## ALU_Top
module ALU_Top #(parameter Data_In_Width = 16)
(
    input   wire            [Data_In_Width-1 : 0]    A ,      
    input   wire            [Data_In_Width-1 : 0]    B ,      
    input   wire                          [3 : 0]    ALU_FUN,   
    input   wire                                     CLK,
    input   wire                                     RST,
    output  wire      [(2*Data_In_Width)-1 : 0]      Arith_OUT,   
    output  wire                                     Arith_Flag,
    output  wire            [Data_In_Width-1 : 0]    Logic_OUT, 
    output  wire                                     Logic_Flag,
    output  wire                          [1 : 0]    CMP_OUT,
    output  wire                                     CMP_Flag,
    output  wire            [Data_In_Width-1 : 0]    Shift_OUT, 
    output  wire                                     Shift_Flag
);
wire    Arith_Enable;
wire    Logic_Enable;
wire    CMP_Enable;
wire    Shift_Enable;
wire    Over_Flow;
Decoder_2_to_4_Unit ins_Decoder_2_to_4_Unit (
    .alu_fun (ALU_FUN),
    .arith_En (Arith_Enable),
    .logic_En (Logic_Enable),
    .cmp_En (CMP_Enable),
    .shift_En (Shift_Enable)
);
Arithmetic_Unit ins_Arithmetic_Unit (
    .A_in (A),
    .B_in (B),
    .alu_fun (ALU_FUN),
    .CLK_in (CLK),
    .RST_in (RST),
  ...
Size: ~110 I/O pins, roughly 0.043 mm² of cells after synthesis.
clock: 56.5 ns
lec_check: 0
abc_area: 1
cap_margin: 5
cell_pad_in_sites_global_placement: 1
core_margin: 2
core_utilization: 20
place_density: 0.93
slew_margin: 0
run.sh (not shown) runs the stock make flow with config.mk's settings and CLKGATE_MAP_FILE=.
The first run finished but fails on negative setup slack.
Then changed:
- ABC_AREA: 1 -> not set
- CELL_PAD_IN_SITES_DETAIL_PLACEMENT: not set -> 2
- CORE_ASPECT_RATIO: not set -> 0.54
- CORE_MARGIN: 2 -> 3
- CTS_CLUSTER_DIAMETER: not set -> 83
- GPL_TIMING_DRIVEN: not set -> 0
- HOLD_SLACK_MARGIN: not set -> -0.02
- PLACE_DENSITY: 0.93 -> 0.55
- SLEW_MARGIN: 0 -> 30
What happened:
- The changed run finished with negative setup slack left
- via count rose by 8.0%
- final area fell by 3.9%
- worst setup slack gets worse by 4900 ps
- synthesized cell count fell by 8.6%
- clock-buffer cell count rose by 1
- routed wire length rose by 75%
- die size rose by 4.7%
- non-clock buffer count fell by 1217
Then changed:
- CORE_ASPECT_RATIO: 0.54 -> not set
- CORE_MARGIN: 3 -> 2
- HOLD_SLACK_MARGIN: -0.02 -> not set
- The new run produced a layout that fails on max-capacitance violations, max-slew violations, negative setup slack
- die size came out lower by 0.96%
- worst setup slack gets worse by 160 ps
- hold slack improves by 32 ps
Then changed:
- CAP_MARGIN: 5 -> 20
- CELL_PAD_IN_SITES_DETAIL_PLACEMENT: 2 -> not set
- CELL_PAD_IN_SITES_GLOBAL_PLACEMENT: 1 -> not set
- CORE_UTILIZATION: 20 -> 40
- CTS_CLUSTER_DIAMETER: 83 -> not set
- GPL_TIMING_DRIVEN: 0 -> not set
- PLACE_DENSITY: 0.55 -> not set
- SLEW_MARGIN: 30 -> 20
- clock period: 56.5 -> 85.0 ns (I/O delays scaled with it)
What happened: The changed run passed the timing, design-rule and antenna checks. Non-clock buffer count went down by 286. Design area went down by about a fifth. Sequential share of layout area went up by 0.57 points. Routed wire length went down by well over a third. Area after synthesis stays the same. Clock-buffer cell count went down by 2. Hold slack improved by 5800 ps. Flip-flop count does not change.

Starting RTL as in the previous note.
export LEC_CHECK = 0
export ABC_AREA = 1
export CAP_MARGIN = 20
export CORE_MARGIN = 2
export CORE_UTILIZATION = 72
export CTS_CLUSTER_SIZE = 98
export PLACE_DENSITY = 0.43
export SLEW_MARGIN = 20
export TNS_END_PERCENT = 10
create_clock -name core_clock -period 61.1 [get_ports {CLK}]
The baseline aborted during 4_1_cts.
Change:
ABC_AREA = default   (was 1)
CORE_UTILIZATION = 34   (was 72)
CTS_CLUSTER_SIZE = default   (was 98)
PLACE_DENSITY = default   (was 0.43)
TNS_END_PERCENT = default   (was 10)
clock period = 123.0 ns   (was 61.1 ns; I/O delays follow)
After rerunning: Now the flow completed without violations; die size increases by 120%; synthesized cell count goes down by 8.6%; area after synthesis came out higher by 3.7%.

## build 46
The RTL this note starts from:
==> flow/design.v <==
module Decoder_2_to_4_Unit
(
    input   wire    [3 : 0] alu_fun,     
    output  reg     arith_En,
    output  reg     logic_En,
    output  reg     cmp_En,
    output  reg     shift_En
);
wire    [1:0]   alu_fun_MSBs = alu_fun[3:2];
always @ (*)
    begin
        case (alu_fun_MSBs)
        2'b00 : begin
                    arith_En = 1'b1;    
                    logic_En = 1'b0;
                    cmp_En = 1'b0;
                    shift_En = 1'b0;
                end 
        2'b01 : begin
                    arith_En = 1'b0;   
                    logic_En = 1'b1;    
                    cmp_En = 1'b0;
                    shift_En = 1'b0;
                end 
        2'b10 : begin
                    arith_En = 1'b0;   
                    logic_En = 1'b0;
                    cmp_En = 1'b1;      
                    shift_En = 1'b0;
                end 
        2'b11 : begin
                    arith_En = 1'b0;   
                    logic_En = 1'b0;
                    cmp_En = 1'b0;
                    shift_En = 1'b1;    
                end 
        endcase
    end
endmodule
module Arithmetic_Unit #(parameter Data_In_Width = 16)
(
    input   wire    signed  [Data_In_Width-1 : 0]    A_in ,      
    input   wire    signed  [Data_In_Width-1 : 0]    B_in ,      
    input   wire                          [3 : 0]    alu_fun,    
    input   wire                                     CLK_in,
    input   wire                                     RST_in,
    input   wire                                     arith_En,
    output  reg         [(2*Data_In_Width)-1 : 0]    arith_out,  
    output  reg                                      arith_flag,
    output  reg                                      over_flow
);
wire    [1:0]   alu_fun_LSBs = alu_fun[1:0];      
reg     [(2*Data_In_Width)-1 : 0]   arith_out_comb;
reg     arith_flag_comb;
reg     over_flow_comb;
always @ (posedge CLK_in or negedge RST_in)   
    begin
        if (!RST_in)
            begin
               arith_out  <= 'sb0; 
               arith_flag <= 1'b0;
               over_flow  <= 1'b0;
            end
        else
            begin
                arith_out  <= arith_out_comb;
                arith_flag <= arith_flag_comb;
                over_flow  <= over_flow_comb;
            end
    end
always @ (*)
    begin
        if (arith_En)
            begin
                arith_flag_comb = 1'b1;
                case (alu_fun_LSBs)
                    2'b00 : {over_flow_comb , arith_out_comb} = A_in + B_in ;
                    2'b10 : {over_flow_comb , arith_out_comb} = A_in * B_in ;
                    2'b01 : {over_flow_comb , arith_out_comb} = A_in - B_in ;
                    2'b11 : begin over_flow_comb = 1'b0; arith_out_comb = (B_in != 'sb0) ? A_in / B_in : 'sb0 ; end   
                endcase
            end
        else
            begin
                arith_flag_comb = 1'b0;
                arith_out_comb = 'sb0;
                over_flow_comb = 1'b0;
            end
    end
endmodule
module Logic_Unit #(parameter Data_In_Width = 16) 
(
    input   wire    [Data_In_Width-1 : 0]    A_in ,    
    input   wire    [Data_In_Width-1 : 0]    B_in ,    
    input   wire                  [3 : 0]    alu_fun,  
    input   wire                             CLK_in,
    input   wire                             RST_in,
    input   wire                             logic_En,
    output  reg    [Data_In_Width-1 : 0]     logic_out, 
    output  reg                              logic_flag
);
wire    [1:0]   alu_fun_LSBs = alu_fun[1:0];      
reg     [Data_In_Width-1 : 0]   logic_out_comb;
reg     logic_flag_comb;
always @ (posedge CLK_in or negedge RST_in)       
    begin
        if (!RST_in)
            begin
                logic_out  <= 'b0;
                logic_flag <= 1'b0;
            end
        else
            begin
                logic_out  <= logic_out_comb;
                logic_flag <= logic_flag_comb;
            end
    end
always @ (*)
    begin
        if (logic_En)
            begin
                logic_flag_comb = 1'b1;
                case (alu_fun_LSBs)
                2'b00 : logic_out_comb = A_in & B_in;    
                2'b01 : logic_out_comb = A_in | B_in;    
                2'b10 : logic_out_comb = ~(A_in & B_in);     
                2'b11 : logic_out_comb = ~(A_in | B_in);     
                endcase
            end
        else
            begin
                logic_flag_comb = 1'b0;
                logic_out_comb = 'b0;
            end
    end
endmodule
module CMP_Unit #(parameter Data_In_Width = 16)
(
    input   wire    signed  [Data_In_Width-1 : 0]    A_in ,      
    input   wire    signed  [Data_In_Width-1 : 0]    B_in ,      
    input   wire                          [3 : 0]    alu_fun,    
    input   wire                                     CLK_in,
    input   wire                                     RST_in,
    input   wire                                     cmp_En,
    output  reg             [1 : 0]                  cmp_out,
    output  reg                                      cmp_flag
);
wire    [1 : 0]   alu_fun_LSBs = alu_fun[1:0];      
reg     [1 : 0]   cmp_out_comb;
reg     cmp_flag_comb;
always @ (posedge CLK_in or negedge RST_in)
    begin
        if (!RST_in)
            begin
                cmp_out  <= 'sb0;
                cmp_flag <= 1'b0;
            end
        else
            begin
                cmp_out  <= cmp_out_comb;
                cmp_flag <= cmp_flag_comb;
            end
    end
always @ (*)
    begin
        if (cmp_En)
            begin
                case (alu_fun_LSBs)
                2'b00 : begin
                            cmp_flag_comb = 1'b0;
                            cmp_out_comb = 'sb0;
                        end
                2'b01 : begin
                            cmp_flag_comb = 1'b1;
                            cmp_out_comb = (A_in == B_in) ? 'sd1 : 'sd0;
                        end
                2'b10 : begin
                            cmp_flag_comb = 1'b1;
                            cmp_out_comb = (A_in > B_in) ?  'sd2 : 'sd0;
                        end
                2'b11 : begin   
                            cmp_flag_comb = 1'b1;
                            cmp_out_comb = (A_in < B_in) ?  'sd3 : 'sd0;
                        end
                endcase
            end
        else
            begin
                cmp_flag_comb = 1'b0;
                cmp_out_comb = 'sb0;
            end
    end
endmodule
module Shift_unit #(parameter Data_In_Width = 16)
(
    input   wire    signed  [Data_In_Width-1 : 0]    A_in ,      
    input   wire    signed  [Data_In_Width-1 : 0]    B_in ,      
    input   wire                          [3 : 0]    alu_fun,    
    input   wire                                     CLK_in,
    input   wire                                     RST_in,
    input   wire                                     shift_En,
    output  reg     signed  [Data_In_Width-1 : 0]    shift_out, 
    output  reg                                      shift_flag
);
wire    [1:0]   alu_fun_LSBs = alu_fun[1:0];      
reg     [Data_In_Width-1 : 0]   shift_out_comb;
reg     shift_flag_comb;
always @ (posedge CLK_in or negedge RST_in)
    begin
        if (!RST_in)
            begin
                shift_out  <= 'sb0;
                shift_flag <= 1'b0;
            end
        else
            begin
                shift_out  <= shift_out_comb;
                shift_flag <= shift_flag_comb;
            end
    end
always @ (*)
    begin
        if (shift_En)
            begin
                shift_flag_comb = 1'b1;
                case (alu_fun_LSBs)
                2'b00 : shift_out_comb = (A_in >> 1'b1);    
                2'b01 : shift_out_comb = (A_in << 1'b1);    
                2'b10 : shift_out_comb = (B_in >> 1'b1);    
                2'b11 : shift_out_comb = (B_in << 1'b1);    
                endcase
            end
        else
            begin
                shift_flag_comb = 1'b0;
                shift_out_comb = 'sb0;
            end
    end
endmodule
module ALU_Top #(parameter Data_In_Width = 16)
(
    input   wire            [Data_In_Width-1 : 0]    A ,      
    input   wire            [Data_In_Width-1 : 0]    B ,      
    input   wire                          [3 : 0]    ALU_FUN,   
    input   wire                                     CLK,
    input   wire                                     RST,
    output  wire      [(2*Data_In_Width)-1 : 0]      Arith_OUT,   
    output  wire                                     Arith_Flag,
    output  wire            [Data_In_Width-1 : 0]    Logic_OUT, 
    output  wire                                     Logic_Flag,
    output  wire                          [1 : 0]    CMP_OUT,
    output  wire                                     CMP_Flag,
    output  wire            [Data_In_Width-1 : 0]    Shift_OUT, 
    output  wire                                     Shift_Flag
);
wire    Arith_Enable;
wire    Logic_Enable;
wire    CMP_Enable;
wire    Shift_Enable;
wire    Over_Flow;
Decoder_2_to_4_Unit ins_Decoder_2_to_4_Unit (
    .alu_fun (ALU_FUN),
    .arith_En (Arith_Enable),
    .logic_En (Logic_Enable),
    .cmp_En (CMP_Enable),
    .shift_En (Shift_Enable)
);
Arithmetic_Unit ins_Arithmetic_Unit (
    .A_in (A),
    .B_in (B),
    .alu_fun (ALU_FUN),
    .CLK_in (CLK),
    .RST_in (RST),
    .arith_En (Arith_Enable),
    .arith_out (Arith_OUT),
    .arith_flag (Arith_Flag),
    .over_flow (Over_Flow)
);
Logic_Unit ins_Logic_unit (
    .A_in (A),
    .B_in (B),
    .alu_fun (ALU_FUN),
    .CLK_in (CLK),
    .RST_in (RST),
    .logic_En (Logic_Enable),
    .logic_out (Logic_OUT),
    .logic_flag (Logic_Flag)
);
CMP_Unit ins_CMP_Unit (
    .A_in (A),
    .B_in (B),
    .alu_fun  (ALU_FUN),
    .CLK_in (CLK),
    .RST_in (RST),
    .cmp_En (CMP_Enable),
    .cmp_out (CMP_OUT),
    .cmp_flag (CMP_Flag)
);
Shift_unit ins_Shift_Unit (
    .A_in (A),
    .B_in (B),
    .alu_fun  (ALU_FUN),
    .CLK_in (CLK),
    .RST_in (RST),
    .shift_En (Shift_Enable),
    .shift_out (Shift_OUT),
    .shift_flag (Shift_Flag)
);
endmodule
==> flow/config.mk <==
export PLATFORM = sky130hd
export DESIGN_NAME = ALU_Top
export DESIGN_NICKNAME = ALU_Top
export VERILOG_FILES = /design/flow/design.v
export SDC_FILE = /design/flow/constraint.sdc
export NUM_CORES = 4
export LEC_CHECK = 0
export ABC_AREA = 1
export CAP_MARGIN = 5
export CELL_PAD_IN_SITES_DETAIL_PLACEMENT = 2
export CELL_PAD_IN_SITES_GLOBAL_PLACEMENT = 1
export CORE_ASPECT_RATIO = 1.5
export CORE_MARGIN = 3
export CORE_UTILIZATION = 20
export CTS_CLUSTER_DIAMETER = 83
export GPL_ROUTABILITY_DRIVEN = 1
export GPL_TIMING_DRIVEN = 0
export HOLD_SLACK_MARGIN = -0.02
export MAX_ROUTING_LAYER = met4
export PLACE_DENSITY = 0.55
export SLEW_MARGIN = 30
export TNS_END_PERCENT = 65
==> flow/constraint.sdc <==
create_clock -name core_clock -period 56.5 [get_ports {CLK}]
set_input_delay 11.3000 -clock core_clock [delete_from_list [all_inputs] [get_ports {CLK}]]
set_output_delay 11.3000 -clock core_clock [all_outputs]
set_load 0.01 [all_outputs]
[build 46] flow finished | final checks: failed | reasons: negative setup slack
[inputs] build 58 vs build 46
Settings: ABC_AREA removed (was 1); CAP_MARGIN changed from 5 to 20; CTS_CLUSTER_DIAMETER removed (was 83); GPL_ROUTABILITY_DRIVEN removed (was 1); CORE_ASPECT_RATIO removed (was 1.5); CELL_PAD_IN_SITES_GLOBAL_PLACEMENT removed (was 1); HOLD_SLACK_MARGIN removed (was -0.02); SLEW_MARGIN changed from 30 to 20; MAX_ROUTING_LAYER removed (was met4); CORE_MARGIN changed from 3 to 2; PLACE_DENSITY removed (was 0.55); TNS_END_PERCENT removed (was 65); CORE_UTILIZATION changed from 20 to 40; MIN_ROUTING_LAYER newly set to met2; the clock period (ns, I/O delays scaled along) changed from 56.5 to 85.0.
## What came out
Build 58 did not finish; a tool error ended it in global routing (5_1_grt). [build 58] die height fell 240 um relative to build 46. Yosys synthesis chip area: lower on build 46. Looking only at initial cell density of the core, and setting everything else aside, the lower value of build 58 and build 46 goes to build 46.
Input-level comparison between build 40 and build 58:
Settings: GPL_TIMING_DRIVEN removed (was 0); TNS_END_PERCENT newly set to 5; CORE_UTILIZATION changed from 40 to 54; MIN_ROUTING_LAYER removed (was met2); CELL_PAD_IN_SITES_DETAIL_PLACEMENT removed (was 2); the clock period (ns, I/O delays scaled along) changed from 85.0 to 73.0.
Findings:
Build 40: flow complete, layout not clean; failing: negative setup slack. The total setup buffers inserted after CTS of build 40 falls short of that of build 58 by 17. When build 40 is measured against build 58, its setup slack after placement turns out 29.64 ns higher. Build 40 gives more total placed cells including tap cells than build 58 did. Of build 40 and build 58, the higher count of buffers inserted at the top-level ports belongs to build 40. Build 40 -> build 58: and-or/or-and share of the synthesized area delta 0, exact match. Build 40 ended up with a lower die span in x than build 58 did.
For build 61, these inputs were changed with respect to build 40:
Settings: an added CELL_PAD_IN_SITES_GLOBAL_PLACEMENT of 0; a change of CORE_UTILIZATION from 54 to 58; a change of CAP_MARGIN from 20 to 40; a change of the clock period (ns, I/O delays scaled along) from 73.0 to 73.3.
==> results <==
- In build 61 the effective utilization at floorplan turned out 3.7 points higher than in build 40.
- Run status, build 61: aborted in global routing (5_1_grt), error GRT-0232
- Diff build 61..build 40 | number of CTS-inserted buffers | unchanged
- Between build 61 and build 40, it is build 61 whose total die size is lower, by 5700 um2.
- Build 61 vs. build 40: post-synthesis chip area from yosys roughly the same; core box area lower.
- Post-placement cell count, build 61 vs build 40: down slightly
- Looking at die width, build 61 sits about 3.5% lower than build 40 does.
- Die height: build 61 vs build 40 down about 3.5%
[inputs] build 13 vs build 61
Settings: changing CORE_UTILIZATION from 58 to 66.
Results
- What ended build 13 was a tool error in clock tree synthesis (4_1_cts); the run never finished.
- Worst setup timing slack at the placement stage deteriorates in build 13 relative to build 61.
- On build 13: die extent in y is about 6% lower than what build 61 gave.
- Relative to build 61, floorplan core density increased by 8.5 points in build 13.
- In the tables for build 61 and build 13, detailed placer's ending HPWL reads lower with build 61.
- Diff build 61..build 13 | number of instances in the synthesized netlist | unchanged
- Reported for build 61 and build 13, area share of xor/xnor cells in the synthesized design turned out identical to the last digit.
- As far as netlist area before placement goes, build 61 and build 13 are indistinguishable; the numbers are identical.
- What build 13 reported for die width has to be multiplied by 1.07 to get the figure for build 61.
- Changes observed in build 13 relative to build 61: number of cells in the design after placement went down 1.6%, total die area went down about 12%.
Changes in build 9 relative to build 13:
Settings: CELL_PAD_IN_SITES_GLOBAL_PLACEMENT no longer set, was 0; TNS_END_PERCENT no longer set, was 5; CAP_MARGIN now 20, was 40; CORE_UTILIZATION now 58, was 66; the clock period (ns, I/O delays scaled along) now 73.0, was 73.3.
Findings:
On post-synthesis share of cell area spent on and, or, nand and nor gates, build 13 tracks build 9 almost exactly. Changes observed in build 9 relative to build 13: area of the core went up; mux cell area share after synthesis did not really move. Build 9 failed in global routing (5_1_grt) with GRT-0232.
